Design cordic_advanced, start of the top module:
module cordic_advanced #(
    parameter DATA_WIDTH = 18,           
    parameter ANGLE_WIDTH = 32,          
    parameter ITERATIONS = 18,           
    parameter PIPELINE_STAGES = 18       
)(
    input  wire                         clk,
    input  wire                         rst_n,
    input  wire                         enable,
    input  wire signed [DATA_WIDTH-1:0] x_in,
    input  wire signed [DATA_WIDTH-1:0] y_in,
    input  wire signed [ANGLE_WIDTH-1:0] z_in,           
    input  wire                         data_valid_in,
    output wire                         data_ready_out,
    output wire signed [DATA_WIDTH:0]   x_out,
    output wire signed [DATA_WIDTH:0]   y_out,
    output wire signed [ANGLE_WIDTH-1:0] z_out,
    output wire                         data_valid_out,
    input  wire                         data_ready_in,
    output wire                         overflow,
    output wire [15:0]                  iterations_count,
    output wire [31:0]                  throughput_counter
);
Size: about 15000 cells after synthesis, ~1400 flip-flops, roughly 120000 um2 of cells after synthesis.
==> flow/config.mk <==
export PLATFORM = sky130hd
export DESIGN_NAME = cordic_advanced
export DESIGN_NICKNAME = cordic_advanced
export VERILOG_FILES = /design/flow/design.v
export SDC_FILE = /design/flow/constraint.sdc
export NUM_CORES = 4
export LEC_CHECK = 0
export CAP_MARGIN = 20
export CORE_ASPECT_RATIO = 0.5
export CORE_MARGIN = 2
export CORE_UTILIZATION = 72
export CTS_CLUSTER_DIAMETER = 363
export CTS_CLUSTER_SIZE = 100
export HOLD_SLACK_MARGIN = 0.29
export PLACE_DENSITY = 0.38
export SETUP_SLACK_MARGIN = 0.46
export SLEW_MARGIN = 20
==> flow/constraint.sdc <==
create_clock -name core_clock -period 2.43 [get_ports {clk}]
set_input_delay 0.4860 -clock core_clock [delete_from_list [all_inputs] [get_ports {clk}]]
set_output_delay 0.4860 -clock core_clock [all_outputs]
set_load 0.01 [all_outputs]
run.sh (not shown) runs the stock make flow with config.mk's settings and CLKGATE_MAP_FILE=.
The first run failed in clock tree synthesis on DPL-0038.
Rerun with:
CORE_ASPECT_RATIO = not set   (was 0.5)
CORE_UTILIZATION = 40   (was 72)
CTS_CLUSTER_DIAMETER = not set   (was 363)
CTS_CLUSTER_SIZE = not set   (was 100)
HOLD_SLACK_MARGIN = not set   (was 0.29)
PLACE_DENSITY = not set   (was 0.38)
SETUP_SLACK_MARGIN = not set   (was 0.46)
clock period = 4.5 ns   (was 2.43 ns; I/O delays follow)
With this change the flow completed without violations.
Die area increases by 79%.
Synthesized cell count is unchanged.
Area after synthesis does not change.
Rerun with:
CORE_UTILIZATION = 72   (was 40)
PLACE_DENSITY = 0.64   (was not set)
SETUP_SLACK_MARGIN = 1.05   (was not set)
clock period = 3.64 ns   (was 4.5 ns; I/O delays follow)
This time the run failed in global routing (GRT-0232).
Synthesized cell count does not change.
Synthesized area does not change.
Die size came out lower by well over a third.
Rerun with:
CORE_UTILIZATION = 70   (was 72)
PLACE_DENSITY = not set   (was 0.64)
SETUP_SLACK_MARGIN = not set   (was 1.05)
The changed run finished but failed the layout checks on negative setup slack.
Area after synthesis stays the same.
Die area came out higher by a few percent.
Synthesized cell count does not change.
Rerun with:
CORE_UTILIZATION = 72   (was 70)
CTS_CLUSTER_SIZE = 32   (was not set)
clock period = 3.11 ns   (was 3.64 ns; I/O delays follow)
Outcome: This time the run aborted during global routing with GRT-0116; die area drops by 2.8%; synthesized cell count does not change; synthesized area is unchanged.

The RTL this note starts from:
==> flow/design.v <==
`timescale 1ns / 1ps
module cordic_advanced #(
    parameter DATA_WIDTH = 18,           
    parameter ANGLE_WIDTH = 32,          
    parameter ITERATIONS = 18,           
    parameter PIPELINE_STAGES = 18       
)(
    input  wire                         clk,
    input  wire                         rst_n,
    input  wire                         enable,
    input  wire signed [DATA_WIDTH-1:0] x_in,
    input  wire signed [DATA_WIDTH-1:0] y_in,
    input  wire signed [ANGLE_WIDTH-1:0] z_in,           
    input  wire                         data_valid_in,
    output wire                         data_ready_out,
    output wire signed [DATA_WIDTH:0]   x_out,
    output wire signed [DATA_WIDTH:0]   y_out,
    output wire signed [ANGLE_WIDTH-1:0] z_out,
    output wire                         data_valid_out,
    input  wire                         data_ready_in,
    output wire                         overflow,
    output wire [15:0]                  iterations_count,
    output wire [31:0]                  throughput_counter
);
    localparam real CORDIC_GAIN = 1.646760258121;
    localparam signed [DATA_WIDTH-1:0] K_INVERSE = 
        (DATA_WIDTH == 16) ? 16'd19898 :
        (DATA_WIDTH == 18) ? 18'd79593 :
        (DATA_WIDTH == 20) ? 20'd318371 : 16'd19898;
    function [ANGLE_WIDTH-1:0] atan_lut;
        input integer idx;
        begin
            case(idx)
                0:  atan_lut = 32'h20000000;   
                1:  atan_lut = 32'h12E4051E;   
                2:  atan_lut = 32'h09FB385B;   
                3:  atan_lut = 32'h051111D4;   
                4:  atan_lut = 32'h028B0D43;   
                5:  atan_lut = 32'h0145D7E1;   
                6:  atan_lut = 32'h00A2F61E;   
                7:  atan_lut = 32'h00517C55;   
                8:  atan_lut = 32'h0028BE53;   
                9:  atan_lut = 32'h00145F2E;   
                10: atan_lut = 32'h000A2F98;   
                11: atan_lut = 32'h000517CC;   
                12: atan_lut = 32'h00028BE6;   
                13: atan_lut = 32'h000145F3;   
                14: atan_lut = 32'h0000A2F9;
                15: atan_lut = 32'h0000517D;
                16: atan_lut = 32'h000028BE;
                17: atan_lut = 32'h0000145F;
                18: atan_lut = 32'h00000A2F;
                19: atan_lut = 32'h00000518;
                20: atan_lut = 32'h0000028C;
                21: atan_lut = 32'h00000146;
                22: atan_lut = 32'h000000A3;
                23: atan_lut = 32'h00000051;
                24: atan_lut = 32'h00000028;
                25: atan_lut = 32'h00000014;
                26: atan_lut = 32'h0000000A;
                27: atan_lut = 32'h00000005;
                28: atan_lut = 32'h00000002;
                29: atan_lut = 32'h00000001;
                default: atan_lut = 32'h00000000;
            endcase
        end
    endfunction
    reg signed [DATA_WIDTH:0]   x_pipe [0:PIPELINE_STAGES];
    reg signed [DATA_WIDTH:0]   y_pipe [0:PIPELINE_STAGES];
    reg signed [ANGLE_WIDTH-1:0] z_pipe [0:PIPELINE_STAGES];
    reg                         valid_pipe [0:PIPELINE_STAGES];
    reg [15:0] iteration_counter;
    reg [31:0] throughput_cnt;
    reg        overflow_flag;
    assign data_ready_out = enable;
    assign data_valid_out = valid_pipe[PIPELINE_STAGES];
    assign iterations_count = iteration_counter;
    assign throughput_counter = throughput_cnt;
    assign overflow = overflow_flag;
    wire [1:0] quadrant;
    assign quadrant = z_in[ANGLE_WIDTH-1:ANGLE_WIDTH-2];
    always @(posedge clk or negedge rst_n) begin
        if (!rst_n) begin
            x_pipe[0] <= 0;
            y_pipe[0] <= 0;
            z_pipe[0] <= 0;
            valid_pipe[0] <= 0;
        end else if (enable && data_valid_in) begin
            valid_pipe[0] <= 1'b1;
            case (quadrant)
                2'b00, 2'b11: begin   
                    x_pipe[0] <= {x_in[DATA_WIDTH-1], x_in};
                    y_pipe[0] <= {y_in[DATA_WIDTH-1], y_in};
                    z_pipe[0] <= z_in;
                end
                2'b01: begin   
                    x_pipe[0] <= -{y_in[DATA_WIDTH-1], y_in};
                    y_pipe[0] <= {x_in[DATA_WIDTH-1], x_in};
                    z_pipe[0] <= {2'b00, z_in[ANGLE_WIDTH-3:0]};
                end
                2'b10: begin   
                    x_pipe[0] <= {y_in[DATA_WIDTH-1], y_in};
                    y_pipe[0] <= -{x_in[DATA_WIDTH-1], x_in};
                    z_pipe[0] <= {2'b11, z_in[ANGLE_WIDTH-3:0]};
                end
            endcase
        end else if (enable) begin
            valid_pipe[0] <= 0;
        end
    end
    genvar i;
    generate
        for (i = 0; i < PIPELINE_STAGES; i = i + 1) begin : cordic_pipeline
            wire decision_sign;
            wire signed [DATA_WIDTH:0] x_shifted, y_shifted;
            assign x_shifted = x_pipe[i] >>> i;
            assign y_shifted = y_pipe[i] >>> i;
            assign decision_sign = z_pipe[i][ANGLE_WIDTH-1];
            always @(posedge clk or negedge rst_n) begin
                if (!rst_n) begin
                    x_pipe[i+1] <= 0;
                    y_pipe[i+1] <= 0;
                    z_pipe[i+1] <= 0;
                    valid_pipe[i+1] <= 0;
                end else if (enable) begin
                    valid_pipe[i+1] <= valid_pipe[i];
                    if (valid_pipe[i]) begin
                        if (decision_sign) begin   
                            x_pipe[i+1] <= x_pipe[i] + y_shifted;
                            y_pipe[i+1] <= y_pipe[i] - x_shifted;
                            z_pipe[i+1] <= z_pipe[i] + atan_lut(i);
                        end else begin   
                            x_pipe[i+1] <= x_pipe[i] - y_shifted;
                            y_pipe[i+1] <= y_pipe[i] + x_shifted;
                            z_pipe[i+1] <= z_pipe[i] - atan_lut(i);
                        end
                    end else begin
                        x_pipe[i+1] <= x_pipe[i];
                        y_pipe[i+1] <= y_pipe[i];
                        z_pipe[i+1] <= z_pipe[i];
                    end
                end
            end
        end
    endgenerate
    assign x_out = x_pipe[PIPELINE_STAGES];
    assign y_out = y_pipe[PIPELINE_STAGES];
    assign z_out = z_pipe[PIPELINE_STAGES];
    always @(posedge clk or negedge rst_n) begin
        if (!rst_n) begin
            overflow_flag <= 0;
        end else begin
            if (valid_pipe[PIPELINE_STAGES]) begin
                overflow_flag <= (x_pipe[PIPELINE_STAGES] == {1'b1, {DATA_WIDTH{1'b0}}}) ||
                                 (y_pipe[PIPELINE_STAGES] == {1'b1, {DATA_WIDTH{1'b0}}});
            end
        end
    end
    always @(posedge clk or negedge rst_n) begin
        if (!rst_n) begin
            iteration_counter <= 0;
            throughput_cnt <= 0;
        end else begin
            if (data_valid_in && enable)
                iteration_counter <= iteration_counter + 1;
            if (data_valid_out && data_ready_in)
                throughput_cnt <= throughput_cnt + 1;
        end
    end
endmodule
module cordic_sincos #(
    parameter DATA_WIDTH = 18,
    parameter ANGLE_WIDTH = 32,
    parameter PIPELINE_STAGES = 18
)(
    input  wire                         clk,
    input  wire                         rst_n,
    input  wire                         enable,
    input  wire signed [ANGLE_WIDTH-1:0] angle,
    input  wire                         angle_valid,
    output wire                         angle_ready,
    output wire signed [DATA_WIDTH:0]   cos_out,
    output wire signed [DATA_WIDTH:0]   sin_out,
    output wire                         result_valid,
    input  wire                         result_ready
);
    localparam signed [DATA_WIDTH-1:0] K_INV = 
        (DATA_WIDTH == 16) ? 16'd19898 :
        (DATA_WIDTH == 18) ? 18'd79593 :
        (DATA_WIDTH == 20) ? 20'd318371 : 16'd19898;
    wire overflow;
    wire [15:0] iter_count;
    wire [31:0] throughput;
    cordic_advanced #(
        .DATA_WIDTH(DATA_WIDTH),
        .ANGLE_WIDTH(ANGLE_WIDTH),
        .ITERATIONS(PIPELINE_STAGES),
        .PIPELINE_STAGES(PIPELINE_STAGES)
    ) cordic_core (
        .clk(clk),
        .rst_n(rst_n),
        .enable(enable),
        .x_in(K_INV),
        .y_in({DATA_WIDTH{1'b0}}),
        .z_in(angle),
        .data_valid_in(angle_valid),
        .data_ready_out(angle_ready),
        .x_out(cos_out),
        .y_out(sin_out),
        .z_out(),
        .data_valid_out(result_valid),
        .data_ready_in(result_ready),
        .overflow(overflow),
        .iterations_count(iter_count),
        .throughput_counter(throughput)
    );
endmodule
clock: 4.5 ns
lec_check: 0
cap_margin: 20
cell_pad_in_sites_detail_placement: 1
core_aspect_ratio: 0.64
core_margin: 10
core_utilization: 72
cts_cluster_diameter: 358
cts_cluster_size: 69
gpl_routability_driven: 0
gpl_timing_driven: 0
max_routing_layer: met4
min_routing_layer: met2
place_density: 0.7
slew_margin: 5
The starting point did not get past detailed placement (3_5_place_dp).
Then changed:
- CELL_PAD_IN_SITES_DETAIL_PLACEMENT: 1 -> 0
- CORE_ASPECT_RATIO: 0.64 -> 1.22
- CORE_MARGIN: 10 -> 2
- CORE_UTILIZATION: 72 -> 29
- CTS_CLUSTER_DIAMETER: 358 -> unset
- CTS_CLUSTER_SIZE: 69 -> 10
- GPL_ROUTABILITY_DRIVEN: 0 -> unset
- GPL_TIMING_DRIVEN: 0 -> unset
- MIN_ROUTING_LAYER: met2 -> unset
- PLACE_DENSITY: 0.7 -> unset
- SETUP_SLACK_MARGIN: unset -> 1.23
- SLEW_MARGIN: 5 -> 20
- TNS_END_PERCENT: unset -> 20
Outcome: The changed run finished clean. Synthesized area is unchanged. Die area grows by 130%. Synthesized cell count is unchanged.
Then changed:
- CELL_PAD_IN_SITES_DETAIL_PLACEMENT: 0 -> 2
- CORE_ASPECT_RATIO: 1.22 -> unset
- CORE_UTILIZATION: 29 -> 40
- CTS_CLUSTER_SIZE: 10 -> unset
- MAX_ROUTING_LAYER: met4 -> unset
- TNS_END_PERCENT: 20 -> unset
What happened: Now the flow died in global routing (5_1_grt), error GRT-0232. Synthesized cell count is unchanged. Die size is lower by 27%. Area after synthesis is unchanged.
